==> design/flow/design.v <==
module s_mem(input logic [7:0] address, input logic clock, input logic [7:0] data,
             input logic wren, output logic [7:0] q);
    logic [7:0] mem [0:255];
    always_ff @(posedge clock) begin
        if (wren) begin
            mem[address] <= data;
            q <= data;
        end
        else q <= mem[address];
    end
endmodule
module init(input logic clk, input logic rst_n,
            input logic en, output logic rdy,
            output logic [7:0] addr, output logic [7:0] wrdata, output logic wren);
    logic high;
    logic [7:0] i;
    enum {WAIT,EXEC,DONE} state;
    always_ff @(posedge clk)begin
        if(rst_n == 0) begin
            state <= WAIT;
            high <= 0;
        end
        else unique case(state)
            WAIT:begin
                i <= 0;
                if(en) high <= 1;
                if(!en&& high)begin 
                    high <= 0;
                    state <= EXEC;
                end
            end
            EXEC:begin
                if(i<=255) begin
                    if(addr<255) state<= EXEC;
                    else state <= DONE;
                    i <= i+1;
                end
            end
            DONE:begin
                state <= WAIT;
                i<=0;
            end
        endcase 
    end
    always_comb begin
        wrdata = 0;
        addr = 0;
        rdy = 1;
        wren = 0;
        case(state)
            WAIT: begin
                wrdata = 0;
                addr = 0;
                if(!en&& high) rdy = 0;
                else rdy = 1;
                wren = 0;
            end
            EXEC:begin
                wrdata = i;
                addr = i;
                rdy = 0;
                if(en == 0)
                    wren = 1;
                else wren = 0;
            end
            DONE: begin
                wrdata = 0;
                addr = 0;
                rdy = 0;
                wren = 0;
            end
        endcase
    end
endmodule
module ksa(input logic clk, input logic rst_n,
           input logic en, output logic rdy,
           input logic [23:0] key,
           output logic [7:0] addr, input logic [7:0] rddata, output logic [7:0] wrdata, output logic wren);
    logic high;
    logic [7:0] i,j,si,sj,key0,key1,key2,temp_si;
    logic [3:0] what;
    enum {WAIT,RDSi,RDSj,WRSi,WRSj} state;
    always_ff @(posedge clk)begin
        if(rst_n == 0) begin
            state <= WAIT;
            high <= 0;
        end
        else unique case(state)
            WAIT:begin
                i <= 0;
                j <= 0;
                si <=0;
                sj <=0;
                if(en) high <= 1;
                if(!en && high)begin 
                    high <= 0;
                    state <= RDSi;
                end
            end
            RDSi:begin
                state <= RDSj;
            end
            RDSj:begin
                si <= rddata;
                case (i % 3)
                    0: j <= (j + temp_si + key[23:16]) % 256;  
                    1: j <= (j + temp_si + key[15:8]) % 256;   
                    2: j <= (j + temp_si + key[7:0]) % 256;   
                endcase
                state <= WRSj;
            end
            WRSj:begin 
                sj<=rddata;
                state <= WRSi;
            end
            WRSi:begin
                if(i<255) begin
                    state <= RDSi;
                    i <= i+1;
                end
                else state <= WAIT;
            end
        endcase 
    end
    always_comb begin
        temp_si = 0;
        wrdata = 0;
        addr = 0;
        rdy = 0;
        wren = 0;
        case(state)
            WAIT:begin
                wrdata = 0;
                addr = 0;
                rdy = 1;
                wren = 0;
            end
            RDSi:begin
                wrdata = 0;
                addr = i;
                rdy = 0;
                wren = 0;
            end
            RDSj:begin
                temp_si =rddata;
                wrdata = 0;
                case (i % 3)
                    0: addr = (j + temp_si + key[23:16]) % 256;  
                    1: addr = (j + temp_si + key[15:8]) % 256;   
                    2: addr = (j + temp_si + key[7:0]) % 256;   
                endcase
                rdy = 0;
                wren = 0;
            end
            WRSj:begin
                wrdata = si;
                addr = j;
                rdy = 0;
                wren = 1;
            end
            WRSi:begin
                wrdata = sj;
                addr = i;
                rdy = 0;
                wren = 1;
            end
        endcase
    end
endmodule
module prga(input logic clk, input logic rst_n,
            input logic en, output logic rdy,
            input logic [23:0] key,
            output logic [7:0] s_addr, input logic [7:0] s_rddata, output logic [7:0] s_wrdata, output logic s_wren,
            output logic [7:0] ct_addr, input logic [7:0] ct_rddata,
            output logic [7:0] pt_addr, input logic [7:0] pt_rddata, output logic [7:0] pt_wrdata, output logic pt_wren);
    logic high;
    logic [7:0] pad [255:0];
    logic [7:0] i,j,k,si,sj,msg_len,ctk,temp_si;
    logic [3:0] what;
    enum {WAIT,RDSi,RDSj,WRSi,WRSj,SETj,GETSj,MSG_LEN,GET_LEN,PADk,RDPADk, 
    PT_LEN,RDCTk, GETCTk, WRPTk} state;
    always_ff @(posedge clk)begin
        if(rst_n == 0) begin
            state <= WAIT;
            high <= 0;
        end
        else unique case(state)
            WAIT:begin
                i <= 0;
                j <= 0;
                k <= 1;
                si <=0;
                sj <=0;
                pad[i] <= 8'h0;
                if(en) high <= 1;
                if(!en && high)begin 
                    high <= 0;
                    state <= MSG_LEN;
                end
            end
            MSG_LEN:begin
                state <= GET_LEN;
            end
            GET_LEN:begin
                msg_len <= ct_rddata;
                state <=RDSi;
            end
            RDSi:begin
                if(msg_len != 0) begin 
                    i <= (i+1) % 256;
                end
                state <=SETj;
            end
            SETj:begin
                si <= s_rddata;
                j <= (j + temp_si) % 256; 
                state <= RDSj;
            end
            RDSj:begin
                state <= GETSj;
            end
            GETSj:begin
                sj<=s_rddata;
                state <= WRSj;
            end
            WRSj:begin 
                state <= WRSi;
            end
            WRSi:begin
                state <= RDPADk;
            end
            RDPADk:begin
                state <= PADk;
            end
            PADk:begin
                pad[k] <= s_rddata;
                if(k<msg_len) begin
                    state <= RDSi;
                    k <= k + 1;
                end
                else begin
                    state <= PT_LEN;
                    k<=1;
                end
            end
            PT_LEN:begin
               if(msg_len == 0) state <= WAIT;
               else state <= RDCTk;
            end
            RDCTk:begin
                state <= GETCTk;
            end
            GETCTk:begin
                ctk <= ct_rddata;
                state <= WRPTk;
            end
            WRPTk:begin
                if(k<msg_len) begin
                    state <= RDCTk;
                    k <= k + 1;
                end
                else state <= WAIT;
            end
        endcase 
    end
    always_comb begin
        s_wrdata = 8'b0;
        s_addr = 8'b0;
        s_wren = 1'b0;
        ct_addr = 8'b0;
        pt_wrdata = 8'b0;
        pt_addr = 8'b0;
        pt_wren = 1'b0;
        rdy = 1'b0;
        temp_si = 0;
        case(state)
            WAIT:begin
                s_wrdata = 0;
                s_addr = 0;
                rdy = 1;
                s_wren = 0;
            end
            MSG_LEN:begin
                ct_addr = i;
                rdy = 0;
            end
            GET_LEN:begin
                ct_addr = i;
                rdy = 0;
            end
            RDSi:begin
                s_wrdata = 0;
                s_addr = (i+1) % 256;
                rdy = 0;
                s_wren = 0;
            end
            SETj:begin
                temp_si = s_rddata;
                s_wrdata = 0;
                s_addr = i;
                rdy = 0;
                s_wren = 0;
            end
            RDSj:begin
                s_wrdata = 0;
                s_addr = j;
                rdy = 0;
                s_wren = 0;
            end
            GETSj:begin
                s_wrdata = 0;
                s_addr = j;
                rdy = 0;
                s_wren = 0;
            end
            WRSj:begin
                s_wrdata = si;
                s_addr = j;
                rdy = 0;
                s_wren = 1;
            end
            WRSi:begin
                s_wrdata = sj;
                s_addr = i;
                rdy = 0;
                s_wren = 1;
            end
            RDPADk:begin
                s_wrdata = 0;
                s_addr = (sj+si) % 256;
                rdy = 0;
                s_wren = 0;
            end
            PADk:begin
                s_wrdata = 0;
                s_addr = (sj+si) % 256;
                rdy = 0;
                s_wren = 0;
            end
            PT_LEN:begin
                pt_wrdata = msg_len;
                pt_addr = 0;
                rdy = 0;
                pt_wren = 1;
            end
            RDCTk:begin
                ct_addr = k;
                rdy = 0;
            end
            GETCTk:begin
                ct_addr = k;
                rdy = 0;
            end
            WRPTk:begin
                pt_wrdata = pad[k] ^ ctk; 
                pt_addr = k;
                rdy = 0;
                pt_wren = 1;
            end
        endcase
    end
endmodule
module arc4(input logic clk, input logic rst_n,
            input logic en, output logic rdy,
            input logic [23:0] key,
            output logic [7:0] ct_addr, input logic [7:0] ct_rddata,
            output logic [7:0] pt_addr, input logic [7:0] pt_rddata, output logic [7:0] pt_wrdata, output logic pt_wren);
    logic[7:0] ADDR,WRDATA,Q,ksaADDR,ksaWRDATA,initADDR,initWRDATA,
    prgaADDR,prgaWRDATA;
    logic WREN,ksaWREN,initWREN,initEN,ksaEN,ksaRDY,initRDY,
    prgaEN,prgaRDY,prgaWREN;
    logic high,startflag,initflag,ksaflag,prgaflag;
    enum {WAIT,EXEC,DONE} state;
    always_ff @(posedge clk)begin
        if(rst_n == 0) begin
            state <= WAIT;
            high <= 0; startflag <= 0; initflag <= 0; ksaflag <= 0; prgaflag <= 0;
            initEN <= 0; ksaEN <= 0; prgaEN <= 0;
        end
        else unique case(state)
            WAIT:begin
                if(en) high <= 1;
                if(!en&& high)begin 
                    high <= 0;
                    state <= EXEC;
                    startflag<=1;
                end
            end
            EXEC:begin
                if(startflag) begin 
                    initEN <= 1;
                    startflag <=0;
                end                   
                else initEN <= 0;
                if(!initRDY) initflag <= 1;
                if(initflag && initRDY) begin 
                    initflag <= 0;
                    ksaEN <=1;
                end
                else ksaEN <= 0;
                if(!ksaRDY) ksaflag <= 1;
                if(ksaflag && ksaRDY) begin 
                    ksaflag <= 0;
                    prgaEN <=1;
                end
                else prgaEN <= 0;
                if(!prgaRDY) prgaflag <= 1;
                if(prgaflag && prgaRDY) begin 
                    prgaflag <= 0;
                    state <= WAIT;
                end
                else state <= EXEC;
            end
        endcase 
    end
    always_comb begin
        case(state)
            WAIT: rdy = 1;
            EXEC: rdy = 0;
            default: rdy = 1;
        endcase
    end
    assign WREN = (initRDY & ksaRDY) ? prgaWREN:(initRDY ? ksaWREN : initWREN);
    assign ADDR = (initRDY & ksaRDY) ? prgaADDR:(initRDY ? ksaADDR : initADDR);
    assign WRDATA = (initRDY & ksaRDY) ? prgaWRDATA:(initRDY ? ksaWRDATA : initWRDATA);
    s_mem s(.address(ADDR), .clock(clk), .data(WRDATA), .wren(WREN), .q(Q));
    init i(.clk(clk), .rst_n(rst_n), .en(initEN), .rdy(initRDY),
        .addr(initADDR),.wrdata(initWRDATA),.wren(initWREN));
    ksa k(.clk(clk),.rst_n(rst_n),
        .en(ksaEN), .rdy(ksaRDY),
        .key(key), .addr(ksaADDR), .rddata(Q), .wrdata(ksaWRDATA), .wren(ksaWREN));
    prga p(.clk(clk), .rst_n(rst_n), .en(prgaEN), .rdy(prgaRDY),.key(key),.s_addr(prgaADDR),.s_rddata(Q),
    .s_wrdata(prgaWRDATA),.s_wren(prgaWREN),.ct_addr(ct_addr), .ct_rddata(ct_rddata), .pt_addr(pt_addr), .pt_rddata(pt_rddata), 
    .pt_wrdata(pt_wrdata), .pt_wren(pt_wren));
endmodule
==> design/flow/run.sh <==
#!/bin/bash
# the make line also repeats each setting of config.mk as NAME=value (left out here)
make -C /OpenROAD-flow-scripts/flow DESIGN_CONFIG=/design/flow/config.mk WORK_HOME=/design/flow/orfs CLKGATE_MAP_FILE= finish
==> design/flow/config.mk <==
export PLATFORM = sky130hd
export DESIGN_NAME = arc4
export DESIGN_NICKNAME = arc4
export VERILOG_FILES = /design/flow/design.v
export SDC_FILE = /design/flow/constraint.sdc
export NUM_CORES = 4
export LEC_CHECK = 0
export CAP_MARGIN = 35
export CELL_PAD_IN_SITES_DETAIL_PLACEMENT = 0
export CELL_PAD_IN_SITES_GLOBAL_PLACEMENT = 0
export CORE_ASPECT_RATIO = 0.67
export CORE_MARGIN = 5
export CORE_UTILIZATION = 72
export CTS_CLUSTER_DIAMETER = 370
export GPL_ROUTABILITY_DRIVEN = 1
export MAX_ROUTING_LAYER = met5
export MIN_ROUTING_LAYER = met1
export SETUP_SLACK_MARGIN = 1.47
export SLEW_MARGIN = 20
==> design/flow/constraint.sdc <==
create_clock -name core_clock -period 6.01 [get_ports {clk}]
set_input_delay 1.2020 -clock core_clock [delete_from_list [all_inputs] [get_ports {clk}]]
set_output_delay 1.2020 -clock core_clock [all_outputs]
set_load 0.01 [all_outputs]
==> qor.yml, run 1 <==
hold_path:
  min_from: "i.state[1]"
  min_to: "i.state[0]"
  whs_path_depth: 1
  hp-class: "reg -> reg"
worst_setup_path:
  cp_slowest_cell: "or4bb_1"
  r2r_slack_ns: -2.01
  cpMostUsedCell: "a21o_1"
  cp.depth: 39
  r2r_end: "s.mem[138][5]"
  crit_arrival_ns: 8.66
  end_kind: "flip-flop"
  crit_path_end: "s.mem[138][5]"
  cp_top_family: "AND-OR/OR-AND gates"
  crit_type: "reg -> reg"
  crit_start: "k.i[6]"
  reg2reg_from: "k.i[6]"
  worst_setup_path_start_kind: "flip-flop"
  worstPathMaxFanout: 8
  path_buffers: 7
  reg2reg_depth: 39
  crit_required_ns: 6.65
  slowest_delay_ns: 0.53
logic_synthesis:
  simple_gate_area_share_pct: 2.95
  synth.distinct_cells: 92
  yosysChipArea_sq_um: 169000
  largest_area_cell: "edfxtp_1"
  yosysSeqAreaShare_pct: 75.3
  aoi_share_pct: 1.28
  ys_top_cells_by_area: "edfxtp_1, mux4_2, nor2_1, nor3_1, clkbuf_1"
  yosysWarnings: 5
  common_cells: "edfxtp_1, mux4_2, nor2_1"
  numSynthFlops: 4244
  ys_cells: 7595
  mux_share_pct: 18.3
  xor_share_pct: 0.374
  avgSynthCellArea_sq_um: 22.2
  topCombFamilyByArea: "multiplexers"
  synthAdderAreaFrac_pct: 0.502
  synth-main-ff-cell: "edfxtp_1"
  syn_area_sq_um: 169000
  synthCells: 7595
  ys_async_sr_fraction_pct: 0
  fp_nets: 7702
  edf_count: 4192
  netlist.area_leader.share_pct: 74.7
  yosysMostFrequentCell: "edfxtp_1"
run_status:
  so_faults: "setup timing"
  status: "complete, but fails checks"
sta:
  fin_crit_ns: 8.02
  setup_viol: 2071
  slew_headroom_pct: 26.9
  worst_slack_ns: -2.01
  worst_pin_slew_ns: 1.09
  final-hold-violation-count: 0
  fmax_ghz: 0.125
  fin_hold_ws_ns: 0.465
  finalClockPeriodUsage_pct: 133
  rsz0062_at_grt: "true"
  fin_skew_ns: 0.0853
  drv_slew: 0
floorplan:
  initial_utilization_pct: 72.3
  core_area_sq_um: 233000
  die_x_um: 601
  die_h_um: 406
  rows: 145
  io_pins: 69
  die_area_sq_um: 244000
final_layout:
  nets: 8665
  regArea_sq_um: 127000
  design_area_sq_um: 199000
  layout-area-overhead-vs-synth_pct: 17.8
  fillers: 8524
  combGateArea_sq_um: 43000
global_route:
  overflow: 0
  grt_max_degree: 176
  track_usage_pct: 47.8
  antenna_found_initial: 66
  grt_pass1_wl_um: 795000
  grt_pass1_vias: 94559
power:
  powerDensity_nw_per_um2: 298
  netSwitchingPower_mw: 13.2
  seqPwrFrac_pct: 54.5
  p_leak_nw: 60.2
  clockPowerShare_pct: 43.4
  combinationalPower_mw: 1.21
  maxPowerGroup: "sequential cells"
  pg_clk_mw: 25.6
  pg_seq_mw: 32.2
  combinationalPowerShare_pct: 2.1
  p_int_mw: 45.9
  netSwitchingFraction_pct: 22.3
  vdd_drop_max_mv: 0.377
flow_run:
  warnings: 127
  drv_cap: 0
placed_design:
  place_congestion: 0.909
  hpwlAfterDp_um: 288000
  io_buffer_count: 60
  dpl_cell_area_sq_um: 184000
cts:
  cts_buffers: 366
  htree_levels: 5
  clk_pin_slew_worst_paths_ns: 0.08
  holdBufCountCts: 0
  cts_sinks: 4244
  cts_buffer_depth: 4
  cts-root-buf: "clkbuf_16"
  cts_tree: "built"
  insertion_delay_ns: 0.95
route:
  firstDrtPassIters: 9
  drtIter0Drc: 22357
  via_count: 101359
  totalWireLength_um: 599000
  viasPerCell: 8.47
  drc_errors: 0
  route.detailed.wl_per_inst_um: 50.1
  ant_nets: 0
-- routing by layer --
layer / vias to the layer above / GRT usage [%] / wire length, um
li1: 34079 / - / -
met2: 14183 / 69.0 / 259000
met5: - / 0.473 / 782
met4: 66 / 19.8 / 43200
met1: 49999 / 65.6 / 176000
met3: 3032 / 21.1 / 121000
-- repair_timing --
item,CTS,global route
setup buffers,27,13
pin swaps,75,42
resized,108,32
endpoints found under the setup margin,3886,4735
cloned,15,2
-- per-stage QoR --
step | setup TNS, ns | worst slack (ns) | total power, mW | cells | util, %
detailed placement | -3704.83 | -1.97 | 34.0 | 11158 | 79.1
finish | -3840.10 | -2.01 | 59.1 | 11972 | 85.2
CTS | -3390.21 | -1.78 | 58.1 | 11862 | 84.8
floorplan | -5647.35 | -1.86 | 33.5 | 7595 | -
global placement | -3738.53 | -1.97 | 33.9 | 11148 | 79.1
global route | -4510.30 | -2.31 | 60.1 | 11943 | 85.2
-- cell type report --
class                      count  share of cell area [%]
tap                         3087                    1.95
clock inverter               243                    1.28
antenna                       33                  0.0416
multi-input combinational   2827                    21.7
clock buffer                 419                    4.75
inverter                      49                  0.0933
timing repair buffer        1070                    6.28
sequential                  4244                    64.0
==> run 2, diff against run 1 <==
CAP_MARGIN = 20   (was 35)
CELL_PAD_IN_SITES_DETAIL_PLACEMENT = unset   (was 0)
CELL_PAD_IN_SITES_GLOBAL_PLACEMENT = unset   (was 0)
CORE_ASPECT_RATIO = unset   (was 0.67)
CORE_MARGIN = 2   (was 5)
CTS_CLUSTER_DIAMETER = 369   (was 370)
CTS_CLUSTER_SIZE = 22   (was unset)
GPL_ROUTABILITY_DRIVEN = unset   (was 1)
MAX_ROUTING_LAYER = unset   (was met5)
MIN_ROUTING_LAYER = unset   (was met1)
PLACE_DENSITY_LB_ADDON = 0.0   (was unset)
SETUP_SLACK_MARGIN = unset   (was 1.47)
clock period = 6.4 ns   (was 6.01 ns; I/O delays follow)
==> run 2 against run 1 <==
The layout still fails its checks (setup timing). Routed wire length decreased by 28%. Sequential share of layout area increased by 3.7 points. Die size shrank 2.5%. Largest cell class unchanged. Highest routed layer unchanged.
==> qor.yml, run 2 <==
sta:
  fin_crit_ns: 7.75  # -0.267 ns
  drv_slew: 0  # unchanged
  fmax_ghz: 0.129  # +3.4%
  rsz0062_at_grt: "true"
  fin_skew_ns: 0.0384  # -0.0469 ns
  worst_slack_ns: -1.35  # +0.657 ns
  setup_tns_ns: -2489.98  # +1350.12 ns
  final-hold-violation-count: 0  # unchanged
  setup_viol: 2061  # -0.48%
  slew_headroom_pct: 9.97  # -17 points
  finalClockPeriodUsage_pct: 121  # -12 points
  worst_pin_slew_ns: 1.35  # +0.257 ns
logic_synthesis:
  ys_cells: 7595  # unchanged
  synth-main-ff-cell: "edfxtp_1"
  aoi_share_pct: 1.28  # unchanged
  fp_nets: 7702  # unchanged
  largest_area_cell: "edfxtp_1"
  yosysSeqAreaShare_pct: 75.3  # unchanged
  xor_share_pct: 0.374  # unchanged
  numSynthFlops: 4244  # unchanged
  simple_gate_area_share_pct: 2.95  # unchanged
  syn_area_sq_um: 169000  # unchanged
  yosysChipArea_sq_um: 169000  # unchanged
  edf_count: 4192  # unchanged
  yosysMostFrequentCell: "edfxtp_1"
  ys_async_sr_fraction_pct: 0  # unchanged
  synth.distinct_cells: 92  # unchanged
  mux_share_pct: 18.3  # unchanged
  yosysWarnings: 5  # unchanged
  avgSynthCellArea_sq_um: 22.2  # unchanged
  topCombFamilyByArea: "multiplexers"
  netlist.area_leader.share_pct: 74.7  # unchanged
  synthCells: 7595  # unchanged
  common_cells: "edfxtp_1, mux4_2, nor2_1"
  synthAdderAreaFrac_pct: 0.502  # unchanged
  ys_top_cells_by_area: "edfxtp_1, mux4_2, nor2_1, nor3_1, clkbuf_1"
flow_run:
  drv_cap: 0  # unchanged
  warnings: 85  # -33%
power:
  power.total_mw: 45.6  # -23%
  combinationalPower_mw: 1.06  # -10%
  pg_seq_mw: 30.2  # -6%
  vdd_drop_max_mv: 0.468  # +24%
  netSwitchingPower_mw: 8.83  # -33%
  maxPowerGroup: "sequential cells"
  seqPwrFrac_pct: 66.3  # +12 points
  netSwitchingFraction_pct: 19.4  # -2.9 points
  p_int_mw: 36.7  # -20%
  clockPowerShare_pct: 31.3  # -12 points
  p_leak_nw: 54.3  # -9.8%
  powerDensity_nw_per_um2: 243  # -18%
  pg_clk_mw: 14.3  # -44%
  combinationalPowerShare_pct: 2.3  # +0.2 points
cts:
  holdBufCountCts: 0  # unchanged
  clk_pin_slew_worst_paths_ns: 0.09  # about the same
  htree_levels: 4  # -1
  cts_sinks: 4244  # unchanged
  cts_buffers: 210  # -43%
  cts_buffer_depth: 3  # -1
  cts-root-buf: "clkbuf_16"
  cts_tree: "built"
  insertion_delay_ns: 0.90  # -0.05 ns
global_route:
  gr-usage-met2_pct: 58.8  # -10 points
  use_met3_pct: 6.19  # -15 points
  antenna_found_initial: 22  # -67%
  grt_pass1_vias: 85014  # -10%
  grt_max_degree: 249  # +41%
  grt_pass1_wl_um: 618000  # -22%
  track_usage_pct: 36.8  # -11 points
  grt.busiest_layer: "met2"
  overflow: 0  # unchanged
  globalRouteMet1Util_pct: 51.1  # -15 points
route:
  route.detailed.wl_per_inst_um: 37.4  # -25%
  viasPerCell: 7.44  # -12%
  ant_nets: 0  # unchanged
  firstDrtPassIters: 6  # -3
  via_count: 85600  # -16%
  drtIter0Drc: 12473  # -44%
  totalWireLength_um: 430000  # -28%
  drc_errors: 0  # unchanged
floorplan:
  die_area_sq_um: 238000  # -2.5%
  initial_utilization_pct: 72.4  # about the same
  io_pins: 69  # unchanged
  die_h_um: 488  # +20%
  core_area_sq_um: 233000  # about the same
  rows: 177  # +22%
  die_x_um: 488  # -19%
worst_setup_path:
  end_kind: "flip-flop"
  r2r_end: "s.mem[125][2]"
  crit_required_ns: 7.01  # +0.36 ns
  path_buffers: 5  # -2
  worst_setup_path_start_kind: "flip-flop"
  r2r_slack_ns: -1.35  # +0.66 ns
  slowest_delay_ns: 0.49  # -0.04 ns
  cp_top_family: "AND-OR/OR-AND gates"
  cpMostUsedCell: "ha_4"
  reg2reg_from: "k.i[7]"
  cp.depth: 38  # -2.6%
  reg2reg_depth: 38  # -2.6%
  cp_slowest_cell: "or4bb_1"
  crit_arrival_ns: 8.35  # -0.31 ns
  worstPathMaxFanout: 9  # +1
  crit_start: "k.i[7]"
  crit_path_end: "s.mem[125][2]"
  crit_type: "reg -> reg"
placed_design:
  place_congestion: 0.924  # +1.6%
  io_buffer_count: 60  # unchanged
  hpwlAfterDp_um: 257000  # -11%
  post-place-cells: 11105  # -0.47%
run_status:
  so_faults: "setup timing"
  status: "complete, but fails checks"
final_layout:
  nets: 8388  # -3.2%
  fillers: 10634  # +25%
  fin_cells: 11502  # -3.9%
  combGateArea_sq_um: 41400  # -3.7%
  layout-area-overhead-vs-synth_pct: 11.4
  regArea_sq_um: 127000  # about the same
hold_path:
  hp-class: "reg -> reg"
  whs_path_depth: 1  # unchanged
  min_to: "i.state[0]"
  min_from: "i.state[1]"
## run 2: layout make-up
| cell class | count | share of cell area, % |
|---|---|---|
| Sequential cell | 4244 | 67.6 |
| Multi-Input combinational cell | 2828 | 22.0 |
| Timing Repair Buffer | 948 | 5.11 |
| Clock buffer | 285 | 2.99 |
| Tap cell | 3132 | 2.09 |
| Inverter | 49 | 0.0986 |
| Clock inverter | 5 | 0.0307 |
| Antenna cell | 11 | 0.0147 |
## run 2: per-stage QoR
step | setup WS (ns) | cell area, sq um | hold WS [ns] | utilization (%)
after floorplan | -3.50 | 169000 | 0.407 | -
after CTS | -1.38 | 187000 | 0.457 | 80.2
final | -1.35 | 188000 | 0.454 | 80.7
after global routing | -1.66 | 188000 | 0.463 | 80.7
after global placement | -2.16 | 179000 | 0.412 | 76.8
after detailed placement | -2.39 | 179000 | 0.425 | 76.8
## run 2: repair_timing
action / CTS / global route
gates resized: 303 / 108
pin swaps: 83 / 43
setup endpoints to repair: 2069 / 2069
gates cloned: 3 / 5
buffers inserted: 68 / 17
## run 2: per-layer routing
metal	wire length, um	part of all wire [%]	up-vias
met2	213000	50	6430
met1	149000	35	44889
li1	-	-	33205
met5	212	0.049	-
met3	44000	10	1048
met4	24100	5.6	28
==> run 3, diff against run 2 <==
CAP_MARGIN = 25   (was 20)
CORE_UTILIZATION = 40   (was 72)
CTS_CLUSTER_DIAMETER = unset   (was 369)
CTS_CLUSTER_SIZE = 68   (was 22)
GPL_ROUTABILITY_DRIVEN = 1   (was unset)
GPL_TIMING_DRIVEN = 0   (was unset)
HOLD_SLACK_MARGIN = -0.02   (was unset)
MAX_ROUTING_LAYER = met4   (was unset)
MIN_ROUTING_LAYER = met2   (was unset)
PLACE_DENSITY_LB_ADDON = 0.28   (was 0.0)
SETUP_SLACK_MARGIN = 1.01   (was unset)
TNS_END_PERCENT = 85   (was unset)
clock period = 17.5 ns   (was 6.4 ns; I/O delays follow)
==> run 3 against run 2 <==
The run now finishes clean. Routed wire length increased by 15%. Sequential power down 63%. Global-route usage down 1.5 points. Sequential cell count is the same. Final cell count is 25% higher. Via count up 25%. Cell area is 4.7% higher. First-iteration DRC count grew 94%. Non-clock buffer count fell by 107. Sequential share of layout area is 3.0 points lower. Highest routed layer is now met4.
==> qor.yml, run 3 <==
route:
  totalWireLength_um: 493000  # +15%
  route.detailed.wl_per_inst_um: 34.4  # -8.0%
  drc_errors: 0  # unchanged
  firstDrtPassIters: 10  # +4
  ant_nets: 0  # unchanged
  drtIter0Drc: 24173  # +94%
  via_count: 107127  # +25%
  viasPerCell: 7.48  # +0.48%
power:
  power.total_mw: 20.9  # -54%
  powerDensity_nw_per_um2: 106  # -56%
  combinationalPowerShare_pct: 1.9  # -0.4 points
  netSwitchingFraction_pct: 20.9  # +1.5 points
  netSwitchingPower_mw: 4.37  # -51%
  p_leak_nw: 56.2  # +3.6%
  p_int_mw: 16.5  # -55%
  pg_seq_mw: 11.1  # -63%
  maxPowerGroup: "sequential cells"
  seqPwrFrac_pct: 52.9  # -13 points
  pg_clk_mw: 9.46  # -34%
  vdd_drop_max_mv: 0.0968  # -79%
  clockPowerShare_pct: 45.2  # +14 points
  combinationalPower_mw: 0.388
floorplan:
  core_area_sq_um: 420000  # +80%
  die_h_um: 653  # +34%
  die_x_um: 653  # +34%
  initial_utilization_pct: 40.1  # -32 points
  io_pins: 69  # unchanged
  die_area_sq_um: 426000  # +79%
  rows: 238  # +34%
worst_setup_path:
  worst_setup_path_start_kind: "flip-flop"
  slowest_delay_ns: 0.85  # +0.36 ns
  crit_path_end: "s.mem[76][5]"
  cp_top_family: "AND-OR/OR-AND gates"
  reg2reg_depth: 40  # +5.3%
  worstPathMaxFanout: 10  # +1
  path_buffers: 8  # +3
  crit_start: "k.i[6]"
  end_kind: "flip-flop"
  crit_required_ns: 18.10  # +11.09 ns
  crit_type: "reg -> reg"
  reg2reg_from: "k.i[6]"
  cp.depth: 40  # +5.3%
  cp_slowest_cell: "nand3_1"
  r2r_end: "s.mem[76][5]"
  r2r_slack_ns: 3.97  # +5.32 ns
  cpMostUsedCell: "ha_1"
  crit_arrival_ns: 14.13  # +5.78 ns
cts:
  cts_sinks: 4244  # unchanged
  cts-resized-gates: 0  # -100%
  postCtsSetupBuffers: 0  # -100%
  htree_levels: 5  # +1
  cts_tree: "built"
  holdBufCountCts: 0  # unchanged
  insertion_delay_ns: 1.08  # +0.18 ns
  clk_pin_slew_worst_paths_ns: 0.06  # -0.03 ns
  cts_buffers: 424  # +100%
  cts_buffer_depth: 4  # +1
  cts-root-buf: "clkbuf_16"
logic_synthesis:
  yosysMostFrequentCell: "edfxtp_1"
  yosysChipArea_sq_um: 169000  # unchanged
  synthAdderAreaFrac_pct: 0.502  # unchanged
  edf_count: 4192  # unchanged
  aoi_share_pct: 1.28  # unchanged
  yosysWarnings: 5  # unchanged
  common_cells: "edfxtp_1, mux4_2, nor2_1"
  ys_async_sr_fraction_pct: 0  # unchanged
  syn_area_sq_um: 169000  # unchanged
  synth.distinct_cells: 92  # unchanged
  avgSynthCellArea_sq_um: 22.2  # unchanged
  mux_share_pct: 18.3  # unchanged
  synth-main-ff-cell: "edfxtp_1"
  numSynthFlops: 4244  # unchanged
  simple_gate_area_share_pct: 2.95  # unchanged
  xor_share_pct: 0.374  # unchanged
  fp_nets: 7702  # unchanged
  ys_cells: 7595  # unchanged
  netlist.area_leader.share_pct: 74.7  # unchanged
  topCombFamilyByArea: "multiplexers"
  yosysSeqAreaShare_pct: 75.3  # unchanged
  ys_top_cells_by_area: "edfxtp_1, mux4_2, nor2_1, nor3_1, clkbuf_1"
  largest_area_cell: "edfxtp_1"
  synthCells: 7595  # unchanged
global_route:
  overflow: 0  # unchanged
  grt_pass1_wl_um: 685000  # +11%
  track_usage_pct: 35.3  # -1.5 points
  grt_max_degree: 73  # -71%
  antenna_found_initial: 5  # -77%
  grt_pass1_vias: 123254  # +45%
sta:
  rsz0062_at_grt: "false"
  fmax_ghz: 0.0739  # -43%
  final-hold-violation-count: 0  # unchanged
  finalClockPeriodUsage_pct: 77.3  # -44 points
  fin_crit_ns: 13.53  # +5.78 ns
  fin_skew_ns: 0.124  # +0.0858 ns
  setup_tns_ns: 0  # +2489.98 ns
  drv_slew: 0  # unchanged
  worst_pin_slew_ns: 1.17  # -0.182 ns
  slew_headroom_pct: 22.1  # +12 points
  setup_viol: 0  # -100%
  worst_slack_ns: 3.97  # +5.32 ns
placed_design:
  dp_slack_ns: 5.02  # +7.42 ns
  hpwlAfterDp_um: 341000  # +33%
  post-place-cells: 13453  # +21%
  io_buffer_count: 59  # -1.7%
  place_congestion: 1.03  # +11%
hold_path:
  min_from: "i.state[1]"
  whs_path_depth: 1  # unchanged
  hp-class: "reg -> reg"
  min_to: "i.state[0]"
run_status:
  status: "finished clean"
final_layout:
  nets: 8494  # +1.3%
  fin_cells: 14326  # +25%
  utilization_pct: 46.8  # -34 points
  layout-area-overhead-vs-synth_pct: 16.6
  fillers: 34225  # +220%
flow_run:
  warnings: 37  # -56%
  drv_cap: 0  # unchanged
[run 3: layout make-up]
class / count / area, sq um / area share [%]
Antenna cell: 63 / 158 / 0.0802
Buffer: 475 / 2180 / 1.11
Clock buffer: 509 / 11000 / 5.58
Clock inverter: 273 / 3160 / 1.61
Inverter: 49 / 185 / 0.0942
Multi-Input combinational cell: 2827 / 40800 / 20.8
Sequential cell: 4244 / 127000 / 64.6
Tap cell: 5520 / 6910 / 3.51
Timing Repair Buffer: 366 / 5270 / 2.68
[run 3: metal layers]
metal  vias to the layer above  part of all wire (%)  GRT usage [%]
li1                      33655                     -              -
met1                     35526                     0              -
met2                     34236                    50           41.8
met3                      3710                    40           42.7
met4                         0                   9.8           8.77
met5                         -                     0              -
[run 3: per-stage QoR]
step / hold WS (ns) / instance area [sq um]
after floorplan: 0.407 / 169000
after CTS: 0.453 / 196000
after global routing: 0.472 / 196000
final: 0.451 / 197000
after global placement: 0.420 / 176000
after detailed placement: 0.442 / 182000
==> run 4, diff against run 3 <==
ABC_AREA = 1   (was unset)
CAP_MARGIN = 20   (was 25)
CELL_PAD_IN_SITES_DETAIL_PLACEMENT = 1   (was unset)
CELL_PAD_IN_SITES_GLOBAL_PLACEMENT = 3   (was unset)
CORE_ASPECT_RATIO = 0.67   (was unset)
CORE_MARGIN = 5   (was 2)
CORE_UTILIZATION = 15   (was 40)
CTS_CLUSTER_DIAMETER = 370   (was unset)
CTS_CLUSTER_SIZE = unset   (was 68)
GPL_TIMING_DRIVEN = unset   (was 0)
HOLD_SLACK_MARGIN = 0.08   (was -0.02)
MIN_ROUTING_LAYER = met1   (was met2)
PLACE_DENSITY_LB_ADDON = 0.25   (was 0.28)
SETUP_SLACK_MARGIN = unset   (was 1.01)
TNS_END_PERCENT = 40   (was 85)
clock period = 7.63 ns   (was 17.5 ns; I/O delays follow)
==> run 4 against run 3 <==
Still clean on timing, DRC and antenna. Sequential cell count unchanged. Clock skew down 0.029 ns. Count of clock-buffer cells in the layout up 178. Sequential share of layout area down 6.5 points. Largest cell class unchanged.
==> qor.yml, run 4 <==
global_route:
  track_usage_pct: 12.6  # -23 points
  use_met3_pct: 2.27  # -40 points
  grt_pass1_wl_um: 1020000  # +48%
  globalRouteMet1Util_pct: 19.8  # +20 points
  antenna_found_initial: 99  # +94
  grt_pass1_vias: 118708  # -3.7%
  overflow: 0  # unchanged
  gr-usage-met2_pct: 16.3  # -25 points
  grt.busiest_layer: "met1"
  grt_max_degree: 123  # +68%
placed_design:
  hpwlAfterDp_um: 478000  # +40%
  io_buffer_count: 60  # +1.7%
  place_congestion: 0.764  # -26%
  post-place-cells: 29145  # +120%
worst_setup_path:
  crit_required_ns: 6.10  # -12.00 ns
  cp_top_family: "AND-OR/OR-AND gates"
  crit_chain: "buf_12 -> buf_4 -> o21ai_0 -> o22ai_1 -> nor2_1 -> o22ai_2 -> o21ai_0 -> o22ai_1 -> nor2_1 -> o32a_1 -> xor2_1 -> o22ai_1 -> clkdlybuf4s50_1"
  crit_arrival_ns: 6.02  # -8.11 ns
  crit_path_end: "pt_wrdata[1]"
  worst_setup_path_start_kind: "flip-flop"
  slowest_delay_ns: 0.65  # -0.20 ns
  end_kind: "output pin"
  path_buffers: 3  # -5
  cp_slowest_cell: "dfxtp_4"
  reg2reg_depth: 35  # -13%
  cpMostUsedCell: "o22ai_1"
  worstPathMaxFanout: 43  # +33
  r2r_end: "s.mem[23][4]"
  r2r_slack_ns: 0.15  # -3.82 ns
  crit_type: "reg -> out"
  cp.depth: 13  # -68%
logic_synthesis:
  mux_share_pct: 0  # -18 points
  yosysWarnings: 5  # unchanged
  ys_cells: 13692  # +80%
  synthAdderAreaFrac_pct: 0.492  # -0.0098 points
  synth-main-ff-cell: "edfxtp_1"
  largest_area_cell: "edfxtp_1"
  topCombFamilyByArea: "AND-OR/OR-AND gates"
  syn_area_sq_um: 172000  # +2.0%
  synth.distinct_cells: 59  # -36%
  yosysChipArea_sq_um: 172000  # +2.0%
  aoi_share_pct: 13.6  # +12 points
  fp_nets: 13799  # +79%
  synthCells: 13692  # +80%
  yosysSeqAreaShare_pct: 73.8  # -1.5 points
  xor_share_pct: 0.173  # -0.20 points
  avgSynthCellArea_sq_um: 12.6  # -43%
  simple_gate_area_share_pct: 9.14  # +6.2 points
  edf_count: 4192  # unchanged
  netlist.area_leader.share_pct: 73.2  # -1.5 points
  numSynthFlops: 4244  # unchanged
  yosysMostFrequentCell: "edfxtp_1"
  ys_async_sr_fraction_pct: 0  # unchanged
  ys_top_cells_by_area: "edfxtp_1, o21ai_0, nor2_1, o22ai_1, clkbuf_1"
  common_cells: "edfxtp_1, nor2_1, o21ai_0"
floorplan:
  rows: 321  # +35%
  initial_utilization_pct: 15.1  # -25 points
  io_pins: 69  # unchanged
  die_area_sq_um: 1170000  # +170%
  die_h_um: 886  # +36%
  die_x_um: 1320  # +100%
  core_area_sq_um: 1140000  # +170%
sta:
  rsz0062_at_grt: "true"
  worst_pin_slew_ns: 1.15  # -0.0205 ns
  slew_headroom_pct: 23.5  # +1.4 points
  final-hold-violation-count: 0  # unchanged
  fin_hold_ws_ns: 0.438  # -0.0126 ns
  drv_slew: 0  # unchanged
  finalClockPeriodUsage_pct: 98.9  # +22 points
  fin_crit_ns: 7.55
  setup_viol: 0  # unchanged
  fmax_ghz: 0.132
  fin_skew_ns: 0.0954  # -0.0288 ns
final_layout:
  combGateArea_sq_um: 41400  # +1.4%
  utilization_pct: 19.1  # -28 points
  nets: 14684  # +73%
  fillers: 127634  # +270%
  layout-area-overhead-vs-synth_pct: 27.2
  regArea_sq_um: 127000  # about the same
  fin_cells: 30167  # +110%
power:
  maxPowerGroup: "sequential cells"
  seqPwrFrac_pct: 47.2  # -5.7 points
  pg_clk_mw: 25.1  # +170%
  netSwitchingFraction_pct: 24.1  # +3.3 points
  vdd_drop_max_mv: 0.162  # +67%
  powerDensity_nw_per_um2: 251  # +140%
  p_leak_nw: 69.7  # +24%
  pg_seq_mw: 25.9  # +130%
  clockPowerShare_pct: 45.8  # +0.6 points
  netSwitchingPower_mw: 13.3  # +200%
  p_int_mw: 41.6  # +150%
  combinationalPower_mw: 3.85  # +890%
  combinationalPowerShare_pct: 7.0  # +5.1 points
route:
  via_count: 117715  # +9.9%
  route.detailed.wl_per_inst_um: 24.7  # -28%
  totalWireLength_um: 745000  # +51%
  drc_errors: 0  # unchanged
  viasPerCell: 3.90  # -48%
  drtIter0Drc: 10555  # -56%
  ant_nets: 0  # unchanged
  firstDrtPassIters: 6  # -4
hold_path:
  min_to: "p.state[1]"
  hp-class: "reg -> reg"
  min_from: "p.state[14]"
  whs_path_depth: 2  # +1
cts:
  insertion_delay_ns: 1.05  # -0.03 ns
  cts-root-buf: "clkbuf_16"
  cts_tree: "built"
  clk_pin_slew_worst_paths_ns: 0.06  # about the same
  cts_sinks: 4244  # unchanged
  cts_buffers: 555  # +31%
  htree_levels: 6  # +1
  cts_buffer_depth: 5  # +1
run_status:
  status: "finished clean"
flow_run:
  drv_cap: 0  # unchanged
  warnings: 64  # +73%
run 4: repair_timing:
item / 4_1_cts / 5_1_grt
endpoints found under the setup margin: 2056 / 2052
gates cloned: 5 / 14
buffers inserted: 11 / 27
hold buffers: 0 / 0
resized: 71 / 199
pin swaps: 6 / 57
run 4: routing by layer:
layer | share of wire, % | wire length, um
met1 | 54 | 404000
met2 | 39 | 289000
met3 | 5.1 | 38400
met4 | 1.8 | 13500
met5 | 0 | 0
run 4: final cells by class:
type                            count  share of cell area [%]
Tap cell                        15181                    8.69
Timing Repair inverter              2                 0.00916
Antenna cell                       43                  0.0492
Sequential cell                  4244                    58.1
Inverter                          219                   0.421
Clock buffer                      687                    6.66
Timing Repair Buffer             1312                    6.16
Clock inverter                    236                   0.986
Multi-Input combinational cell   8243                    18.9
run 4: stage by stage:
stage	cell area [sq um]	setup TNS (ns)	setup slack, ns	total power [mW]
final	219000	0	0.0803	54.9
after global routing	219000	-2.93	-0.0495	57.1
after CTS	217000	0	0.00156	55.8
after detailed placement	200000	-429.97	-0.376	30.2
after global placement	200000	-764.80	-0.530	30.2
after floorplan	172000	-	-3.12	28.2
==> run 5, diff against run 4 <==
ABC_AREA = unset   (was 1)
CELL_PAD_IN_SITES_DETAIL_PLACEMENT = unset   (was 1)
CELL_PAD_IN_SITES_GLOBAL_PLACEMENT = unset   (was 3)
CORE_ASPECT_RATIO = unset   (was 0.67)
CORE_MARGIN = 2   (was 5)
CORE_UTILIZATION = 72   (was 15)
CTS_CLUSTER_DIAMETER = 372   (was 370)
CTS_CLUSTER_SIZE = 15   (was unset)
GPL_ROUTABILITY_DRIVEN = unset   (was 1)
HOLD_SLACK_MARGIN = unset   (was 0.08)
MAX_ROUTING_LAYER = unset   (was met4)
MIN_ROUTING_LAYER = unset   (was met1)
PLACE_DENSITY = 0.35   (was unset)
PLACE_DENSITY_LB_ADDON = unset   (was 0.25)
SETUP_SLACK_MARGIN = 1.73   (was unset)
TNS_END_PERCENT = 80   (was 40)
clock period = 6.01 ns   (was 7.63 ns; I/O delays follow)
==> run 5 against run 4 <==
The layout now fails its checks (setup timing). Routed wire length decreased by 34%. Utilization increased by 64 points. Via count decreased by 22%. Clock power decreased by 19%. Clock skew decreased by 0.025 ns.
==> qor.yml, run 5 <==
run_status:
  status: "complete, but fails checks"
  so_faults: "setup timing"
floorplan:
  io_pins: 69  # unchanged
  rows: 177  # -45%
  die_h_um: 488  # -45%
  core_area_sq_um: 233000  # -80%
  initial_utilization_pct: 72.4  # +57 points
  die_area_sq_um: 238000  # -80%
  die_x_um: 488  # -63%
logic_synthesis:
  synth.distinct_cells: 92  # +56%
  xor_share_pct: 0.374  # +0.20 points
  avgSynthCellArea_sq_um: 22.2  # +77%
  common_cells: "edfxtp_1, mux4_2, nor2_1"
  netlist.area_leader.share_pct: 74.7  # +1.5 points
  yosysSeqAreaShare_pct: 75.3  # +1.5 points
  synthCells: 7595  # -45%
  simple_gate_area_share_pct: 2.95  # -6.2 points
  yosysMostFrequentCell: "edfxtp_1"
  fp_nets: 7702  # -44%
  synth-main-ff-cell: "edfxtp_1"
  syn_area_sq_um: 169000  # -2.0%
  ys_top_cells_by_area: "edfxtp_1, mux4_2, nor2_1, nor3_1, clkbuf_1"
  mux_share_pct: 18.3  # +18 points
  yosysWarnings: 5  # unchanged
  edf_count: 4192  # unchanged
  largest_area_cell: "edfxtp_1"
  topCombFamilyByArea: "multiplexers"
  aoi_share_pct: 1.28  # -12 points
  synthAdderAreaFrac_pct: 0.502  # +0.0098 points
  ys_async_sr_fraction_pct: 0  # unchanged
  ys_cells: 7595  # -45%
  numSynthFlops: 4244  # unchanged
  yosysChipArea_sq_um: 169000  # -2.0%
sta:
  fin_crit_ns: 7.84
  fmax_ghz: 0.128
  final-hold-violation-count: 0  # unchanged
  fin_skew_ns: 0.0705  # -0.0249 ns
  setup_viol: 2070  # +2,070
  setup_tns_ns: -3523.79  # -3523.79 ns
  worst_pin_slew_ns: 1.22  # +0.0754 ns
  fin_hold_ws_ns: 0.465  # +0.0268 ns
  drv_slew: 0  # unchanged
  slew_headroom_pct: 17.6  # -5.9 points
  finalClockPeriodUsage_pct: 130  # +32 points
  worst_slack_ns: -1.83  # -1.91 ns
  rsz0062_at_grt: "true"
power:
  powerDensity_nw_per_um2: 276  # +10%
  pg_clk_mw: 20.3  # -19%
  seqPwrFrac_pct: 60.0  # +13 points
  combinationalPower_mw: 1.16  # -70%
  p_int_mw: 42.7  # +2.5%
  power.total_mw: 53.6  # -2.3%
  vdd_drop_max_mv: 0.416  # +160%
  pg_seq_mw: 32.2  # +24%
  clockPowerShare_pct: 37.8  # -8.0 points
  maxPowerGroup: "sequential cells"
  p_leak_nw: 57.8  # -17%
  netSwitchingPower_mw: 10.9  # -18%
  netSwitchingFraction_pct: 20.4  # -3.8 points
  combinationalPowerShare_pct: 2.2  # -4.8 points
route:
  viasPerCell: 7.88  # +100%
  drc_errors: 0  # unchanged
  drtIter0Drc: 15363  # +46%
  via_count: 91402  # -22%
  route.detailed.wl_per_inst_um: 42.5  # +72%
  totalWireLength_um: 493000  # -34%
  ant_nets: 0  # unchanged
  firstDrtPassIters: 10  # +4
cts:
  insertion_delay_ns: 0.99  # -0.06 ns
  cts_buffer_depth: 4  # -1
  cts_buffers: 332  # -40%
  cts_sinks: 4244  # unchanged
  htree_levels: 5  # -1
  cts_tree: "built"
  clk_pin_slew_worst_paths_ns: 0.07  # about the same
  cts-root-buf: "clkbuf_16"
global_route:
  grt_max_degree: 177  # +44%
  grt_pass1_vias: 89978  # -24%
  overflow: 0  # unchanged
  grt_pass1_wl_um: 693000  # -32%
  track_usage_pct: 41.9  # +29 points
  antenna_found_initial: 28  # -72%
worst_setup_path:
  worstPathMaxFanout: 23  # -47%
  reg2reg_depth: 39  # +11%
  end_kind: "flip-flop"
  cpMostUsedCell: "buf_6"
  cp.depth: 39  # +26
  r2r_slack_ns: -1.83  # -1.98 ns
  crit_type: "reg -> reg"
  path_buffers: 11  # +8
  cp_top_family: "AND-OR/OR-AND gates"
  r2r_end: "s.mem[149][2]"
  reg2reg_from: "k.i[7]"
  worst_setup_path_start_kind: "flip-flop"
  slowest_delay_ns: 0.54  # -0.11 ns
  crit_path_end: "s.mem[149][2]"
  cp_slowest_cell: "or4b_1"
  crit_arrival_ns: 8.49  # +2.47 ns
  crit_start: "k.i[7]"
  crit_required_ns: 6.66  # +0.56 ns
hold_path:
  whs_path_depth: 1  # -1
  min_from: "k.state[3]"
  min_to: "k.state[2]"
  hp-class: "reg -> reg"
final_layout:
  combGateArea_sq_um: 43000  # +4.0%
  nets: 8509  # -42%
  utilization_pct: 83.4  # +64 points
  fillers: 8962  # -93%
  regArea_sq_um: 127000  # about the same
  layout-area-overhead-vs-synth_pct: 15.2
flow_run:
  warnings: 89  # +39%
  drv_cap: 0  # unchanged
placed_design:
  hpwlAfterDp_um: 266000  # -44%
  place_congestion: 0.902  # +18%
  io_buffer_count: 60  # unchanged
[run 5: layout make-up]
class	count	share of cell area (%)
timing repair buffer	948	5.80
clock inverter	10	0.0625
inverter	49	0.0954
sequential	4244	65.4
multi-input combinational	2827	22.2
clock buffer	383	4.44
antenna	11	0.0142
tap	3132	2.02
[run 5: per-layer routing]
layer / GRT usage [%] / vias to the layer above / part of all wire, % / routed length [um]
met5: 0 / - / 0.054 / 265
met4: 23.5 / 36 / 7.5 / 37000
met3: 7.97 / 1843 / 12 / 58700
met2: 66.3 / 8934 / 49 / 241000
met1: 56.4 / 47046 / 32 / 156000
li1: - / 33543 / - / -
[run 5: metrics by stage]
step / std cells / setup WS (ns) / cell area (sq um)
2_1_floorplan: 7595 / -1.86 / 172000
5_1_grt: 11594 / -2.10 / 194000
6_report: 11604 / -1.83 / 194000
3_3_place_gp: 11132 / -1.88 / 184000
4_1_cts: 11552 / -1.81 / 193000
3_5_place_dp: 11132 / -1.97 / 184000
[run 5: repair_timing]
| action | CTS | global route |
|---|---|---|
| setup buffers | 26 | 33 |
| resized | 48 | 72 |
| cloned | 1 | 3 |
| setup endpoints to repair | 6159 | 6159 |
| hold buffers | 0 | 0 |
| pin swaps | 56 | 61 |
==> run 6, diff against run 5 <==
ABC_AREA = 1   (was unset)
CAP_MARGIN = 30   (was 20)
CORE_MARGIN = 4   (was 2)
CORE_UTILIZATION = 51   (was 72)
CTS_CLUSTER_DIAMETER = 131   (was 372)
CTS_CLUSTER_SIZE = unset   (was 15)
GPL_ROUTABILITY_DRIVEN = 0   (was unset)
GPL_TIMING_DRIVEN = 0   (was unset)
MAX_ROUTING_LAYER = met4   (was unset)
PLACE_DENSITY = 0.5   (was 0.35)
SETUP_SLACK_MARGIN = unset   (was 1.73)
SLEW_MARGIN = 0   (was 20)
TNS_END_PERCENT = unset   (was 80)
clock period = 12.0 ns   (was 6.01 ns; I/O delays follow)
==> run 6 against run 5 <==
Synthesized cell count grew 80%. The flow now stops in global routing. Die size grew 46%. Synthesized area grew 2.0%.
==> qor.yml, run 6 <==
logic_synthesis:
  fp_nets: 13799  # +79%
  xor_share_pct: 0.173  # -0.20 points
  netlist.area_leader.share_pct: 73.2  # -1.5 points
  avgSynthCellArea_sq_um: 12.6  # -43%
  topCombFamilyByArea: "AND-OR/OR-AND gates"
  synth.distinct_cells: 59  # -36%
  synth-main-ff-cell: "edfxtp_1"
  ys_top_cells_by_area: "edfxtp_1, o21ai_0, nor2_1, o22ai_1, clkbuf_1"
  ys_async_sr_fraction_pct: 0  # unchanged
  aoi_share_pct: 13.6  # +12 points
  yosysWarnings: 5  # unchanged
  synthAdderAreaFrac_pct: 0.492  # -0.0098 points
  simple_gate_area_share_pct: 9.14  # +6.2 points
  yosysMostFrequentCell: "edfxtp_1"
  largest_area_cell: "edfxtp_1"
  yosysSeqAreaShare_pct: 73.8  # -1.5 points
  syn_area_sq_um: 172000  # +2.0%
  numSynthFlops: 4244  # unchanged
  ys_cells: 13692  # +80%
  yosysChipArea_sq_um: 172000  # +2.0%
  synthCells: 13692  # +80%
  mux_share_pct: 0  # -18 points
  edf_count: 4192  # unchanged
  common_cells: "edfxtp_1, nor2_1, o21ai_0"
floorplan:
  die_x_um: 589  # +21%
  rows: 212  # +20%
  core_area_sq_um: 334000  # +44%
  initial_utilization_pct: 51.4  # -21 points
  die_area_sq_um: 346000  # +46%
  io_pins: 69  # unchanged
  die_h_um: 589  # +21%
placed_design:
  io_buffer_count: 60  # unchanged
  dpl_cell_area_sq_um: 194000  # +5.5%
  hpwlAfterDp_um: 732000  # +180%
cts:
  cts_buffers: 441  # +33%
  cts-resized-gates: 2  # -96%
  cts-root-buf: "clkbuf_16"
  htree_levels: 5  # unchanged
  cts_sinks: 4244  # unchanged
  postCtsSetupBuffers: 0  # -100%
  cts_buffer_depth: 4  # unchanged
  holdBufCountCts: 0  # unchanged
run_status:
  error_line: "[ERROR GRT-0116] Global routing finished with congestion. Check the congestion regions in the DRC Viewer."
  status: "aborted with a tool error"
  failing_step: "global routing"
global_route:
  track_usage_pct: 61.6
  overflow: 12
[run 6: per-layer routing]
layer	overflow	GRT usage, %
met1	0	65.2
met2	2	79.9
met3	5	36.5
met4	5	54.9
met5	-	-
[run 6: metrics by stage]
step / std cells / setup slack [ns]
2_1_floorplan: 13692 / 1.25
3_3_place_gp: 18246 / -14.45
3_5_place_dp: 19231 / -0.190
4_1_cts: 20055 / 0.109
==> run 7, diff against run 6 <==
CAP_MARGIN = 20   (was 30)
CORE_MARGIN = 2   (was 4)
CORE_UTILIZATION = 71   (was 51)
CTS_CLUSTER_DIAMETER = unset   (was 131)
GPL_ROUTABILITY_DRIVEN = unset   (was 0)
GPL_TIMING_DRIVEN = unset   (was 0)
MAX_ROUTING_LAYER = unset   (was met4)
PLACE_DENSITY = unset   (was 0.5)
PLACE_DENSITY_LB_ADDON = 0.11   (was unset)
SETUP_SLACK_MARGIN = 1.85   (was unset)
SLEW_MARGIN = 20   (was 0)
clock period = 6.17 ns   (was 12.0 ns; I/O delays follow)
==> run 7 against run 6 <==
Now fails the layout checks on setup timing. Die size fell by 29%. Synthesized cell count did not move. Synthesized area did not move.
==> qor.yml, run 7 <==
run_status:
  status: "complete, but fails checks"
  so_faults: "setup timing"
final_layout:
  fin_cells: 17690
  layout-area-overhead-vs-synth_pct: 15.2
  utilization_pct: 82.3
  nets: 14287
sta:
  fmax_ghz: 0.137
  slew_headroom_pct: 14.0
  drv_slew: 0
  setup_viol: 2062
  fin_hold_ws_ns: 0.422
  fin_crit_ns: 7.29
  worst_pin_slew_ns: 1.29
  worst_slack_ns: -1.12
  rsz0062_at_grt: "true"
  final-hold-violation-count: 0
  fin_skew_ns: 0.0680
  finalClockPeriodUsage_pct: 118
cts:
  cts-root-buf: "clkbuf_16"
  cts_buffer_depth: 4  # unchanged
  cts_buffers: 414  # -6.1%
  htree_levels: 5  # unchanged
  holdBufCountCts: 0  # unchanged
  insertion_delay_ns: 1.03
  cts_tree: "built"
  cts_sinks: 4244  # unchanged
  clk_pin_slew_worst_paths_ns: 0.06
power:
  netSwitchingFraction_pct: 22.3
  combinationalPower_mw: 4.05
  power.total_mw: 61.1
  pg_clk_mw: 25.0
  vdd_drop_max_mv: 0.359
  pg_seq_mw: 32.0
  p_int_mw: 47.5
  netSwitchingPower_mw: 13.6
  powerDensity_nw_per_um2: 308
  combinationalPowerShare_pct: 6.6
  maxPowerGroup: "sequential cells"
  seqPwrFrac_pct: 52.4
  clockPowerShare_pct: 40.9
  p_leak_nw: 66.3
logic_synthesis:
  yosysChipArea_sq_um: 172000  # unchanged
  largest_area_cell: "edfxtp_1"
  mux_share_pct: 0  # unchanged
  synth.distinct_cells: 59  # unchanged
  ys_top_cells_by_area: "edfxtp_1, o21ai_0, nor2_1, o22ai_1, clkbuf_1"
  fp_nets: 13799  # unchanged
  xor_share_pct: 0.173  # unchanged
  common_cells: "edfxtp_1, nor2_1, o21ai_0"
  syn_area_sq_um: 172000  # unchanged
  yosysSeqAreaShare_pct: 73.8  # unchanged
  topCombFamilyByArea: "AND-OR/OR-AND gates"
  yosysMostFrequentCell: "edfxtp_1"
  synth-main-ff-cell: "edfxtp_1"
  yosysWarnings: 5  # unchanged
  netlist.area_leader.share_pct: 73.2  # unchanged
  ys_async_sr_fraction_pct: 0  # unchanged
  synthCells: 13692  # unchanged
  ys_cells: 13692  # unchanged
  aoi_share_pct: 13.6  # unchanged
  synthAdderAreaFrac_pct: 0.492  # unchanged
  avgSynthCellArea_sq_um: 12.6  # unchanged
  numSynthFlops: 4244  # unchanged
  edf_count: 4192  # unchanged
  simple_gate_area_share_pct: 9.14  # unchanged
worst_setup_path:
  crit_start: "k.i[7]"
  worstPathMaxFanout: 8
  r2r_slack_ns: -1.12
  crit_arrival_ns: 7.95
  cpMostUsedCell: "buf_4"
  crit_path_end: "s.mem[10][3]"
  cp_slowest_cell: "edfxtp_1"
  r2r_end: "s.mem[10][3]"
  worst_setup_path_start_kind: "flip-flop"
  cp_top_family: "simple AND/OR/NAND/NOR gates"
  crit_required_ns: 6.83
  slowest_delay_ns: 0.40
  crit_type: "reg -> reg"
  end_kind: "flip-flop"
  reg2reg_from: "k.i[7]"
  cp.depth: 56
  path_buffers: 21
  reg2reg_depth: 56
global_route:
  grt_pass1_wl_um: 739000
  grt_pass1_vias: 117727
  overflow: 0
  track_usage_pct: 40.6
  grt_max_degree: 170
  antenna_found_initial: 12
floorplan:
  io_pins: 69  # unchanged
  rows: 180  # -15%
  die_h_um: 496  # -16%
  initial_utilization_pct: 71.5  # +20 points
  die_area_sq_um: 246000  # -29%
  core_area_sq_um: 241000  # -28%
  die_x_um: 496  # -16%
route:
  ant_nets: 0
  route.detailed.wl_per_inst_um: 28.6
  via_count: 123336
  drc_errors: 0
  totalWireLength_um: 506000
  viasPerCell: 6.97
  drtIter0Drc: 21300
  firstDrtPassIters: 14
hold_path:
  min_to: "p.state[1]"
  hp-class: "reg -> reg"
  min_from: "p.state[14]"
  whs_path_depth: 2
placed_design:
  hpwlAfterDp_um: 300000  # -59%
  post-place-cells: 16894  # -12%
  place_congestion: 1.02
  io_buffer_count: 60  # unchanged
flow_run:
  drv_cap: 0
  warnings: 110
[run 7: timing repair]
item	in CTS	in global routing
resized	88	86
endpoints found under the hold margin	0	0
buffers inserted	36	13
pin swaps	50	58
gates cloned	3	3
endpoints found under the setup margin	5783	6098
[run 7: final cells by class]
type,instances,area (sq um)
inverter,219,880
antenna,11,27.5
fill,12124,42500
sequential,4244,127000
timing repair buffer,1057,11000
clock inverter,231,2260
clock buffer,499,11000
multi-input combinational,8244,42000
tap,3185,3990
[run 7: routing by layer]
layer	vias to the layer above	track usage [%]	wire (um)
met1	59027	52.8	169000
met4	8	25.4	37900
met2	10471	63.2	234000
met3	2095	8.80	64400
met5	-	0.135	66
li1	51735	-	-
[run 7: through the flow]
step	setup slack [ns]	TNS (ns)	cell area [sq um]
6_report	-1.12	-1960.60	198000
5_1_grt	-1.44	-2740.96	198000
4_1_cts	-0.858	-1552.43	197000
3_5_place_dp	-1.06	-1960.34	184000
3_3_place_gp	-0.962	-1742.41	184000
2_1_floorplan	-0.507	-866.18	173000
==> run 8, diff against run 7 <==
ABC_AREA = unset   (was 1)
CORE_UTILIZATION = 72   (was 71)
CTS_CLUSTER_DIAMETER = 372   (was unset)
CTS_CLUSTER_SIZE = 15   (was unset)
PLACE_DENSITY_LB_ADDON = 0.0   (was 0.11)
SETUP_SLACK_MARGIN = 1.73   (was 1.85)
SLEW_MARGIN = 40   (was 20)
TNS_END_PERCENT = 5   (was unset)
clock period = 6.01 ns   (was 6.17 ns; I/O delays follow)
==> run 8 against run 7 <==
Still fails the layout checks on setup timing. Routed wire length increased by 2.1%. Register-to-register slack got worse by 0.91 ns. Combinational power decreased by about 70%. Synthesized cell count decreased by 45%. Clock power decreased by 18%. Sequential cell count unchanged. Global-route usage increased by 1.8 points. Maximum frequency decreased by 9.3%. Via count decreased by 25%. Critical path type unchanged. Critical endpoint is now s.mem[189][0].
==> qor.yml, run 8 <==
run_status:
  status: "complete, but fails checks"
  so_faults: "setup timing"
power:
  p_int_mw: 42.8  # -9.9%
  netSwitchingFraction_pct: 20.8  # -1.5 points
  pg_seq_mw: 32.2  # about the same
  powerDensity_nw_per_um2: 277  # -10%
  power.total_mw: 54.0  # -12%
  pg_clk_mw: 20.6  # -18%
  vdd_drop_max_mv: 0.376  # +4.8%
  combinationalPower_mw: 1.20  # -70%
  combinationalPowerShare_pct: 2.2  # -4.4 points
  seqPwrFrac_pct: 59.7  # +7.3 points
  netSwitchingPower_mw: 11.2  # -18%
  p_leak_nw: 58.0  # -12%
  clockPowerShare_pct: 38.1  # -2.8 points
  maxPowerGroup: "sequential cells"
logic_synthesis:
  ys_cells: 7595  # -45%
  avgSynthCellArea_sq_um: 22.2  # +77%
  aoi_share_pct: 1.28  # -12 points
  ys_async_sr_fraction_pct: 0  # unchanged
  synth-main-ff-cell: "edfxtp_1"
  yosysWarnings: 5  # unchanged
  topCombFamilyByArea: "multiplexers"
  numSynthFlops: 4244  # unchanged
  ys_top_cells_by_area: "edfxtp_1, mux4_2, nor2_1, nor3_1, clkbuf_1"
  xor_share_pct: 0.374  # +0.20 points
  common_cells: "edfxtp_1, mux4_2, nor2_1"
  yosysChipArea_sq_um: 169000  # -2.0%
  yosysMostFrequentCell: "edfxtp_1"
  largest_area_cell: "edfxtp_1"
  mux_share_pct: 18.3  # +18 points
  simple_gate_area_share_pct: 2.95  # -6.2 points
  synthAdderAreaFrac_pct: 0.502  # +0.0098 points
  yosysSeqAreaShare_pct: 75.3  # +1.5 points
  synthCells: 7595  # -45%
  edf_count: 4192  # unchanged
  netlist.area_leader.share_pct: 74.7  # +1.5 points
  fp_nets: 7702  # -44%
  syn_area_sq_um: 169000  # -2.0%
  synth.distinct_cells: 92  # +56%
global_route:
  grt_pass1_wl_um: 700000  # -5.4%
  antenna_found_initial: 33  # +21
  grt_max_degree: 182  # +7.1%
  overflow: 0  # unchanged
  grt_pass1_vias: 90504  # -23%
  track_usage_pct: 42.4  # +1.8 points
floorplan:
  die_x_um: 488  # -1.7%
  rows: 177  # -1.7%
  die_h_um: 488  # -1.7%
  initial_utilization_pct: 72.4  # +0.94 points
  io_pins: 69  # unchanged
  die_area_sq_um: 238000  # -3.3%
  core_area_sq_um: 233000  # -3.2%
worst_setup_path:
  slowest_delay_ns: 0.50  # +0.10 ns
  crit_arrival_ns: 8.74  # +0.79 ns
  crit_path_end: "s.mem[189][0]"
  end_kind: "flip-flop"
  cp.depth: 40  # -29%
  cp_slowest_cell: "or4bb_1"
  worstPathMaxFanout: 9  # +1
  r2r_slack_ns: -2.03  # -0.91 ns
  cp_top_family: "AND-OR/OR-AND gates"
  crit_start: "k.i[7]"
  reg2reg_depth: 40  # -29%
  reg2reg_from: "k.i[7]"
  r2r_end: "s.mem[189][0]"
  crit_required_ns: 6.71  # -0.12 ns
  crit_type: "reg -> reg"
  worst_setup_path_start_kind: "flip-flop"
  path_buffers: 8  # -62%
route:
  via_count: 92988  # -25%
  ant_nets: 0  # unchanged
  firstDrtPassIters: 9  # -5
  drc_errors: 0  # unchanged
  totalWireLength_um: 516000  # +2.1%
  drtIter0Drc: 16711  # -22%
  route.detailed.wl_per_inst_um: 44.3  # +55%
  viasPerCell: 7.98  # +14%
sta:
  setup_viol: 2070  # +0.39%
  final-hold-violation-count: 0  # unchanged
  slew_headroom_pct: 31.8  # +18 points
  fin_skew_ns: 0.105  # +0.0370 ns
  worst_pin_slew_ns: 1.02  # -0.262 ns
  rsz0062_at_grt: "true"
  fin_crit_ns: 8.04  # +0.750 ns
  fmax_ghz: 0.124  # -9.3%
  fin_hold_ws_ns: 0.447  # +0.0247 ns
  finalClockPeriodUsage_pct: 134  # +16 points
  drv_slew: 0  # unchanged
  setup_tns_ns: -3832.09  # -1871.49 ns
  worst_slack_ns: -2.03  # -0.910 ns
cts:
  clk_pin_slew_worst_paths_ns: 0.07  # about the same
  cts_buffers: 332  # -20%
  cts_tree: "built"
  htree_levels: 5  # unchanged
  cts_buffer_depth: 4  # unchanged
  insertion_delay_ns: 1.03  # about the same
  holdBufCountCts: 0  # unchanged
  cts-root-buf: "clkbuf_16"
  cts_sinks: 4244  # unchanged
hold_path:
  min_to: "i.state[0]"
  hp-class: "reg -> reg"
  whs_path_depth: 1  # -1
  min_from: "i.state[1]"
final_layout:
  regArea_sq_um: 127000  # about the same
  combGateArea_sq_um: 43200  # +3.0%
  utilization_pct: 83.6  # +1.3 points
  fillers: 9095  # -25%
  nets: 8552  # -40%
  layout-area-overhead-vs-synth_pct: 15.5
  fin_cells: 11656  # -34%
placed_design:
  io_buffer_count: 60  # unchanged
  post-place-cells: 11152  # -34%
  place_congestion: 0.909  # -11%
  hpwlAfterDp_um: 266000  # -11%
flow_run:
  warnings: 92  # -16%
  drv_cap: 0  # unchanged
run 8: timing repair:
item	in CTS	in global routing
gates resized	39	57
buffers inserted	20	50
gates cloned	3	4
pin swaps	64	50
endpoints found under the setup margin	5657	6053
run 8: stage by stage:
step | cell area (sq um) | setup WS, ns
after floorplan | 172000 | -1.86
after global placement | 184000 | -2.02
after detailed placement | 184000 | -2.11
after CTS | 193000 | -1.90
after global routing | 195000 | -2.30
final | 195000 | -2.03
run 8: final cells by class:
type                    instances  area share (%)
diodes                         14          0.0180
clock buffers                 395            4.47
clock inverters                 4          0.0296
inverters                      49          0.0951
multi-input cells            2827            22.2
flip-flops and latches       4244            65.2
well taps                    3132            2.01
repair buffers                991            5.95
run 8: layer usage:
layer  wire length, um  global-route usage [%]  share of wire [%]
met1            158000                    56.4                 31
met4             41200                    23.9                8.0
met3             64900                    8.85                 13
met5               271                  0.0204              0.052
met2            252000                    67.0                 49
Power and IR drop assume default switching activity.
